Design blockRunner, start of the top module:
module blockRunner(
    input wire CLK,              
    input wire RST_BTN,          
    output wire VGA_HS_O,        
    output wire VGA_VS_O,        
    output reg [3:0] VGA_R,      
    output reg [3:0] VGA_G,      
    output reg [3:0] VGA_B,      
    output wire a, ba, c, d, e, f, g,
    output wire a1, ba1, c1, d1, e1, f1, g1,
    output wire a2, ba2, c2, d2, e2, f2, g2,
    output wire a3, ba3, c3, d3, e3, f3, g3,
    input SW0,
    input KEY0,
    input KEY1,
    input KEY2,
    input KEY3
    );
Size: about 3400 cells after synthesis, about 49 I/O pins, roughly 26000 sq um of cells after synthesis.
Settings: LEC_CHECK=0, ABC_AREA=1, CAP_MARGIN=15, CORE_MARGIN=2, CORE_UTILIZATION=72, CTS_CLUSTER_SIZE=72, HOLD_SLACK_MARGIN=0.06, PLACE_DENSITY=0.73, SETUP_SLACK_MARGIN=1.29, SLEW_MARGIN=20, TNS_END_PERCENT=40; clock period 5.11 ns.
run.sh (not shown) runs the stock make flow with config.mk's settings and CLKGATE_MAP_FILE=.
The baseline finished with setup timing left.
Edit:
- ABC_AREA: 1 -> not set
- CAP_MARGIN: 15 -> 20
- CORE_UTILIZATION: 72 -> 17
- CTS_CLUSTER_SIZE: 72 -> not set
- HOLD_SLACK_MARGIN: 0.06 -> not set
- PLACE_DENSITY: 0.73 -> not set
- SETUP_SLACK_MARGIN: 1.29 -> not set
- TNS_END_PERCENT: 40 -> not set
- clock period: 5.11 -> 8.31 ns (I/O delays scaled with it)
What happened:
- With this change the flow finished clean
- setup slack gets better by 570 ps
- final area fell by 2.0%
- power came out lower by 46%
- via count is lower by 22%
Edit:
- CORE_UTILIZATION: 17 -> 40
- clock period: 8.31 -> 5.84 ns (I/O delays scaled with it)
=> The changed run finished with timing, DRC and antenna clean; design area falls by about 1.6%; utilization increases by 26 points; power rises by 44%; die area decreases by 57%.


blockRunner again, from the RTL that the note above started with.
Design blockRunner, start of the top module:
module blockRunner(
    input wire CLK,              
    input wire RST_BTN,          
    output wire VGA_HS_O,        
    output wire VGA_VS_O,        
    output reg [3:0] VGA_R,      
    output reg [3:0] VGA_G,      
    output reg [3:0] VGA_B,      
    output wire a, ba, c, d, e, f, g,
    output wire a1, ba1, c1, d1, e1, f1, g1,
    output wire a2, ba2, c2, d2, e2, f2, g2,
    output wire a3, ba3, c3, d3, e3, f3, g3,
    input SW0,
    input KEY0,
    input KEY1,
    input KEY2,
    input KEY3
    );
==> flow/config.mk <==
export PLATFORM = sky130hd
export DESIGN_NAME = blockRunner
export DESIGN_NICKNAME = blockRunner
export VERILOG_FILES = /design/flow/design.v
export SDC_FILE = /design/flow/constraint.sdc
export NUM_CORES = 4
export LEC_CHECK = 0
export ABC_AREA = 1
export CAP_MARGIN = 10
export CORE_MARGIN = 2
export CORE_UTILIZATION = 70
export CTS_CLUSTER_SIZE = 75
export HOLD_SLACK_MARGIN = -0.09
export SETUP_SLACK_MARGIN = -0.26
export SLEW_MARGIN = 20
==> flow/constraint.sdc <==
create_clock -name core_clock -period 4.62 [get_ports {CLK}]
set_input_delay 0.9240 -clock core_clock [delete_from_list [all_inputs] [get_ports {CLK}]]
set_output_delay 0.9240 -clock core_clock [all_outputs]
set_load 0.01 [all_outputs]
The first run finished with negative setup slack left.
==> next run, changes <==
- CAP_MARGIN: 10 -> 20
- CTS_CLUSTER_SIZE: 75 -> 16
- HOLD_SLACK_MARGIN: -0.09 -> default
- PLACE_DENSITY_LB_ADDON: default -> 0.29
- SETUP_SLACK_MARGIN: -0.26 -> -0.27
- clock period: 4.62 -> 4.64 ns (I/O delays scaled with it)
Effect: The new run ran to the end with violations: negative setup slack; hold slack is better by 4.5 ps; routed wire length fell by a few percent; non-clock buffer count decreases by 17; synthesized cell count does not change; via count stays flat; sequential power is about the same; sequential share of layout area climbs by 0.15 points.
==> next run, changes <==
- ABC_AREA: 1 -> default
- CTS_CLUSTER_SIZE: 16 -> default
- PLACE_DENSITY_LB_ADDON: 0.29 -> default
The changed run completed, yet does not pass: negative setup slack.
Via count is higher by 2.3%.
Non-clock buffer count rose by 232.
Die size came out lower by 2.0%.
Combinational power goes up by about 10%.
Worst setup slack is worse by 700 ps.
Hold slack gets better by 11 ps.
Sequential cell count stays the same.
Routed wire length increases by 18%.
Register-to-register slack got worse by 900 ps.
Design area rises by 4.9%.
Global-route usage climbs by 4.0 points.


== run 1 ==
Starting RTL as in the previous note.
make LEC_CHECK=0 ABC_AREA=0 CAP_MARGIN=15 CORE_MARGIN=2 CORE_UTILIZATION=72 CTS_CLUSTER_SIZE=34 PLACE_DENSITY_LB_ADDON=0.0 SETUP_SLACK_MARGIN=3.15 SLEW_MARGIN=20 finish   # period 11.1 ns
--- input diff run 1..run 2 ---
- an added PLACE_DENSITY of 0.73
- an added HOLD_SLACK_MARGIN of 0.06
- a change of CTS_CLUSTER_SIZE from 34 to 72
- a deleted PLACE_DENSITY_LB_ADDON that had been 0.0
- a change of ABC_AREA from 0 to 1
- a change of SETUP_SLACK_MARGIN from 3.15 to 0.65
- a change of the clock period (ns, I/O delays scaled along) from 11.1 to 5.11
==> results <==
Run 2 -> stages 100% | layout checks FAIL | negative setup slack
In the final reports, the cell area of run 2 is larger than that of run 1.
Compared with run 1, in run 2 proportion of cell area occupied by registers went down; relative contribution of sequential cells to total power decreased by 4.6 points relative to the old numbers.
The startpoint of the most critical setup path comes out display.h_count[9] in one run and b1Y[1] in the other, namely in run 1 and run 2 respectively.
The number of standard cells after synthesis in run 2 was higher than what run 1 gave.
Sort run 1 and run 2 by worst hold slack desc -> top: run 2
The inputs of run 3 differ from those of run 2 as listed below.
- removing ABC_AREA (formerly 1)
- removing PLACE_DENSITY (formerly 0.73)
- changing CTS_CLUSTER_SIZE from 72 to 47
- changing CAP_MARGIN from 15 to 20
- removing HOLD_SLACK_MARGIN (formerly 0.06)
- changing CORE_UTILIZATION from 72 to 70
- changing the clock period (ns, I/O delays scaled along) from 5.11 to 4.45
Results
- The remaining runs in run 2 and run 3 completed every stage, whereas run 3 halted early.
- Run 3 did not make it past global routing (5_1_grt), where a tool error ended it.
- Although run 2 finished all stages, its layout failed final checks on negative setup slack.
- Lower number of distinct library cell variants in the gate-level netlist after synthesis among run 2 and run 3: run 2
- Compared with run 2, in run 3 setup slack at placement went down 1.16 ns; count of placed standard cells including taps went down 285.
Inputs modified between run 3 and run 4:
- changing CAP_MARGIN from 20 to 15
- changing SETUP_SLACK_MARGIN from 0.65 to 1.15
- setting HOLD_SLACK_MARGIN to -0.04 for the first time
- changing CORE_UTILIZATION from 70 to 68
- changing the clock period (ns, I/O delays scaled along) from 4.45 to 4.65
No crash in run 4: every stage finished, but the layout fails its final checks due to negative setup slack. Die size of run 4 exceeds that of run 3 by a few percent. Maximum count of clock buffers along a single path came out exactly the same in run 3 and run 4. Relative to run 3, placement-stage worst setup slack has increased by 0.45 ns in run 4. Going from run 3 to run 4, the cell area after placement was found to have gone down by about 2.6%.
--- input diff run 4..run 5 ---
- a change of CORE_UTILIZATION from 68 to 64
- a deleted HOLD_SLACK_MARGIN that had been -0.04
- a change of CAP_MARGIN from 15 to 20
- a deleted CTS_CLUSTER_SIZE that had been 47
- a change of SETUP_SLACK_MARGIN from 1.15 to 1.98
- a change of the clock period (ns, I/O delays scaled along) from 4.65 to 7.38
Run 5 went all the way through the flow, and no timing, DRC or antenna check failed. Run 5 vs run 4: final standard cell area without fillers down by a few percent. Going from run 4 to run 5, the number of clock-tree buffers in the layout was found to have gone up by 13. Run 5 reports a higher tapcell count than run 4 does. Effective utilization at floorplan ends up higher on run 4. Comparing the two runs side by side, run 5 comes out ahead of run 4 on minimum setup slack among reg-to-reg paths. Routed wire in run 5 totals less than in run 4. From run 4 to run 5 the numbers moved as follows: wire length on met2 saw a decrease, detailed-routing iteration count for the pre-antenna-repair pass fell by 4.
Relative to run 5, the following input files were edited for run 6:
- changing CORE_UTILIZATION from 64 to 40
- removing SETUP_SLACK_MARGIN (formerly 1.98)
- changing the clock period (ns, I/O delays scaled along) from 7.38 to 8.31
==> comparison <==
- Looking at clock share of power, run 6 sits 2.7 points higher than run 5 does.
- [run 6] clock skew fell 0.0083 ns relative to run 5
- As of run 6, count of clock-net buffers in the final layout had risen slightly compared to run 5.
- Summary of run 6 over run 5: total wirelength of the detailed-routed design now smaller, number of gates resized after CTS lower.
- Compared with run 5, in run 6 total routing resource utilization after global routing now smaller, sequential share of power now sits higher, first-pass GRT wire length has decreased, worst-case headroom to the max-slew limit level.
- Summary of run 6 over run 5: die boundary height climbed about 26%, overall power after layout fell by about 14%.


blockRunner again, from the RTL that the note above started with.
clock: 11.3 ns
lec_check: 0
abc_area: 0
cap_margin: 20
core_aspect_ratio: 0.87
core_margin: 2
core_utilization: 72
cts_cluster_size: 34
hold_slack_margin: 0.29
place_density_lb_addon: 0.0
setup_slack_margin: 3.15
slew_margin: 20
The first run finished with timing, DRC and antenna clean.
Then changed:
Settings changed: ABC_AREA 0 to unset, CORE_ASPECT_RATIO 0.87 to unset, CORE_UTILIZATION 72 to 70, CTS_CLUSTER_SIZE 34 to 24, HOLD_SLACK_MARGIN 0.29 to unset, PLACE_DENSITY_LB_ADDON 0.0 to unset, SETUP_SLACK_MARGIN 3.15 to unset.
Clock period 11.3 ns to 6.38 ns, I/O delays scaled along.
Result: Cell count came out higher slightly. Clock power rose by well over a third. Sequential share of layout area fell by 0.57 points. Clock-buffer cell count came out higher by 4. First-iteration DRC count shrinks by a quarter to a third.


blockRunner again, from the RTL that the note above started with.
clock: 10.0 ns
lec_check: 0
abc_area: 1
cap_margin: 25
cell_pad_in_sites_detail_placement: 2
cell_pad_in_sites_global_placement: 2
core_aspect_ratio: 0.6
core_margin: 7
core_utilization: 40
cts_cluster_size: 84
gpl_routability_driven: 0
gpl_timing_driven: 0
max_routing_layer: met5
setup_slack_margin: 0.16
slew_margin: 0
tns_end_percent: 15
Rerun with:
==> flow/config.mk (replaced) <==
export PLATFORM = sky130hd
export DESIGN_NAME = blockRunner
export DESIGN_NICKNAME = blockRunner
export VERILOG_FILES = /design/flow/design.v
export SDC_FILE = /design/flow/constraint.sdc
export NUM_CORES = 4
export LEC_CHECK = 0
export ABC_AREA = 1
export CAP_MARGIN = 10
export CORE_MARGIN = 2
export CORE_UTILIZATION = 70
export CTS_CLUSTER_SIZE = 73
export HOLD_SLACK_MARGIN = -0.09
export SLEW_MARGIN = 5
==> flow/constraint.sdc (replaced) <==
create_clock -name core_clock -period 4.62 [get_ports {CLK}]
set_input_delay 0.9240 -clock core_clock [delete_from_list [all_inputs] [get_ports {CLK}]]
set_output_delay 0.9240 -clock core_clock [all_outputs]
set_load 0.01 [all_outputs]
=> Now the flow finished but failed the layout checks on negative setup slack; final area grows by 4.0%; die size falls by 47%; critical path depth went up by 3; via count goes up by 5.4%; non-clock buffer count climbs by 142.
Rerun with:
--- a/flow/config.mk
+++ b/flow/config.mk
@@ -8,2 +8 @@
-export ABC_AREA = 1
-export CAP_MARGIN = 10
+export CAP_MARGIN = 20
@@ -11,4 +10,2 @@
-export CORE_UTILIZATION = 70
-export CTS_CLUSTER_SIZE = 73
-export HOLD_SLACK_MARGIN = -0.09
-export SLEW_MARGIN = 5
+export CORE_UTILIZATION = 9
+export SLEW_MARGIN = 20
==> flow/constraint.sdc (replaced) <==
create_clock -name core_clock -period 10.9 [get_ports {CLK}]
set_input_delay 2.1800 -clock core_clock [delete_from_list [all_inputs] [get_ports {CLK}]]
set_output_delay 2.1800 -clock core_clock [all_outputs]
set_load 0.01 [all_outputs]
After rerunning: With this change the flow completed with no timing, DRC or antenna violations. Final cell count climbs by 60%. Sequential power is lower by about 56%. Power fell by about 60%. Die size climbs to 7.4 times its value. Final area went up by 5.3%.
Power is estimated from default activity; no workload was simulated.
